// cpu_core
module cpu_core (
    input  wire        clk,
    input  wire        rst_n,
    output reg         bus_valid,
    output reg         bus_write,
    output reg  [18:0] bus_addr,
    output reg  [18:0] bus_wdata,
    input  wire [18:0] bus_rdata
);
    wire [18:0] if_pc;
    wire [18:0] if_instr;
    wire [4:0]  opcode;
    wire [2:0]  rd, rs1, rs2;
    wire [14:0] imm;
    wire [18:0] rs1_data, rs2_data;
    wire [18:0] alu_result;
    wire        zero_flag;
    wire        div_by_zero;
    wire [18:0] wb_data;
    wire        reg_write;
    wire is_load  = (opcode == 5'b01000);
    wire is_store = (opcode == 5'b01001);
    wire mem_access = is_load | is_store;
    if_stage ifs (
        .clk(clk),
        .rst_n(rst_n),
        .stall(mem_access),           
        .branch_taken(1'b0),
        .branch_target(19'd0),
        .ibus_valid(),                
        .ibus_addr(),                 
        .ibus_rdata(bus_rdata),
        .pc(if_pc),
        .instruction(if_instr)
    );
    id_stage id (
        .instruction(if_instr),
        .opcode(opcode),
        .rd(rd),
        .rs1(rs1),
        .rs2(rs2),
        .immediate(imm),
        .prediction()
    );
    regfile rf (
        .clk(clk),
        .rd_addr(rd),
        .rs1_addr(rs1),
        .rs2_addr(rs2),
        .wb_data(wb_data),
        .reg_write(reg_write),
        .rs1_data(rs1_data),
        .rs2_data(rs2_data)
    );
    alu alu_u (
        .opcode(opcode),
  ...
Settings: LEC_CHECK=0, ABC_AREA=1, CAP_MARGIN=20, CORE_MARGIN=2, CORE_UTILIZATION=64, CTS_CLUSTER_SIZE=98, SLEW_MARGIN=20; clock period 31.4 ns.
run.sh (not shown) runs the stock make flow with config.mk's settings and CLKGATE_MAP_FILE=.
The starting point aborted during 5_1_grt.
==> next run, changes <==
--- a/flow/config.mk
+++ b/flow/config.mk
@@ -6,8 +6,6 @@
 export NUM_CORES = 4
 export LEC_CHECK = 0
-export ABC_AREA = 1
 export CAP_MARGIN = 20
 export CORE_MARGIN = 2
-export CORE_UTILIZATION = 64
-export CTS_CLUSTER_SIZE = 98
+export CORE_UTILIZATION = 29
 export SLEW_MARGIN = 20
==> flow/constraint.sdc (replaced) <==
create_clock -name core_clock -period 44.3 [get_ports {clk}]
set_input_delay 8.8600 -clock core_clock [delete_from_list [all_inputs] [get_ports {clk}]]
set_output_delay 8.8600 -clock core_clock [all_outputs]
set_load 0.01 [all_outputs]
Effect: This time the run ran to the end with no violations. Synthesized area is higher by about 0.56%. Die size is higher by about 120%. Synthesized cell count is lower by 17%.
==> next run, changes <==
--- a/flow/config.mk
+++ b/flow/config.mk
@@ -8,4 +8,4 @@
 export CAP_MARGIN = 20
 export CORE_MARGIN = 2
-export CORE_UTILIZATION = 29
+export CORE_UTILIZATION = 40
 export SLEW_MARGIN = 20
==> flow/constraint.sdc (replaced) <==
create_clock -name core_clock -period 45.0 [get_ports {clk}]
set_input_delay 9.0000 -clock core_clock [delete_from_list [all_inputs] [get_ports {clk}]]
set_output_delay 9.0000 -clock core_clock [all_outputs]
set_load 0.01 [all_outputs]
Non-clock buffer count decreases by 48.
Core utilization came out higher by 12 points.
Total power falls slightly.
Clock-buffer cell count falls by 3.
Via count rose slightly.
Routed wire length went up by a few percent.
Die size drops by a quarter to a third.
Clock skew stays flat.
Synthesized area stays the same.
Global-route usage grows by 9.8 points.
First-iteration DRC count goes up by roughly a tenth.
==> next run, changes <==
--- a/flow/config.mk
+++ b/flow/config.mk
@@ -6,6 +6,14 @@
 export NUM_CORES = 4
 export LEC_CHECK = 0
+export ABC_AREA = 1
 export CAP_MARGIN = 20
-export CORE_MARGIN = 2
-export CORE_UTILIZATION = 40
+export CORE_ASPECT_RATIO = 0.5
+export CORE_MARGIN = 9
+export CORE_UTILIZATION = 49
+export CTS_CLUSTER_DIAMETER = 289
+export CTS_CLUSTER_SIZE = 98
+export HOLD_SLACK_MARGIN = 0.18
+export PLACE_DENSITY = 0.36
+export SETUP_SLACK_MARGIN = -2.0
 export SLEW_MARGIN = 20
+export TNS_END_PERCENT = 5
Setup slack is worse by 490 ps.
Via count goes down by 3.7%.
First-iteration DRC count is lower by about 30%.
Clock skew stays flat.
Final cell count climbs by 12%.
==> next run, changes <==
==> flow/config.mk (replaced) <==
export PLATFORM = sky130hd
export DESIGN_NAME = cpu_core
export DESIGN_NICKNAME = cpu_core
export VERILOG_FILES = /design/flow/design.v
export SDC_FILE = /design/flow/constraint.sdc
export NUM_CORES = 4
export LEC_CHECK = 0
export CAP_MARGIN = 5
export CELL_PAD_IN_SITES_DETAIL_PLACEMENT = 2
export CELL_PAD_IN_SITES_GLOBAL_PLACEMENT = 1
export CORE_ASPECT_RATIO = 1.13
export CORE_MARGIN = 10
export CORE_UTILIZATION = 59
export CTS_CLUSTER_DIAMETER = 206
export GPL_ROUTABILITY_DRIVEN = 1
export GPL_TIMING_DRIVEN = 0
export HOLD_SLACK_MARGIN = 0.2
export MIN_ROUTING_LAYER = met2
export PLACE_DENSITY_LB_ADDON = 0.07
export SETUP_SLACK_MARGIN = 3.52
export SLEW_MARGIN = 20
export TNS_END_PERCENT = 5
Outcome:
- Now the flow never finished: it broke off in 3_5_place_dp
- die size went down by 15%
- synthesized area went up by 0.56%
- synthesized cell count is lower by 17%
==> next run, changes <==
==> flow/config.mk (replaced) <==
export PLATFORM = sky130hd
export DESIGN_NAME = cpu_core
export DESIGN_NICKNAME = cpu_core
export VERILOG_FILES = /design/flow/design.v
export SDC_FILE = /design/flow/constraint.sdc
export NUM_CORES = 4
export LEC_CHECK = 0
export CAP_MARGIN = 20
export CORE_MARGIN = 2
export CORE_UTILIZATION = 58
export SETUP_SLACK_MARGIN = 5.0
export SLEW_MARGIN = 20
After rerunning: With this change the flow finished clean. Die size came out lower by roughly a tenth. Area after synthesis stays the same. Synthesized cell count does not change.
No activity file was given, so power comes from the tool's default toggle rates.
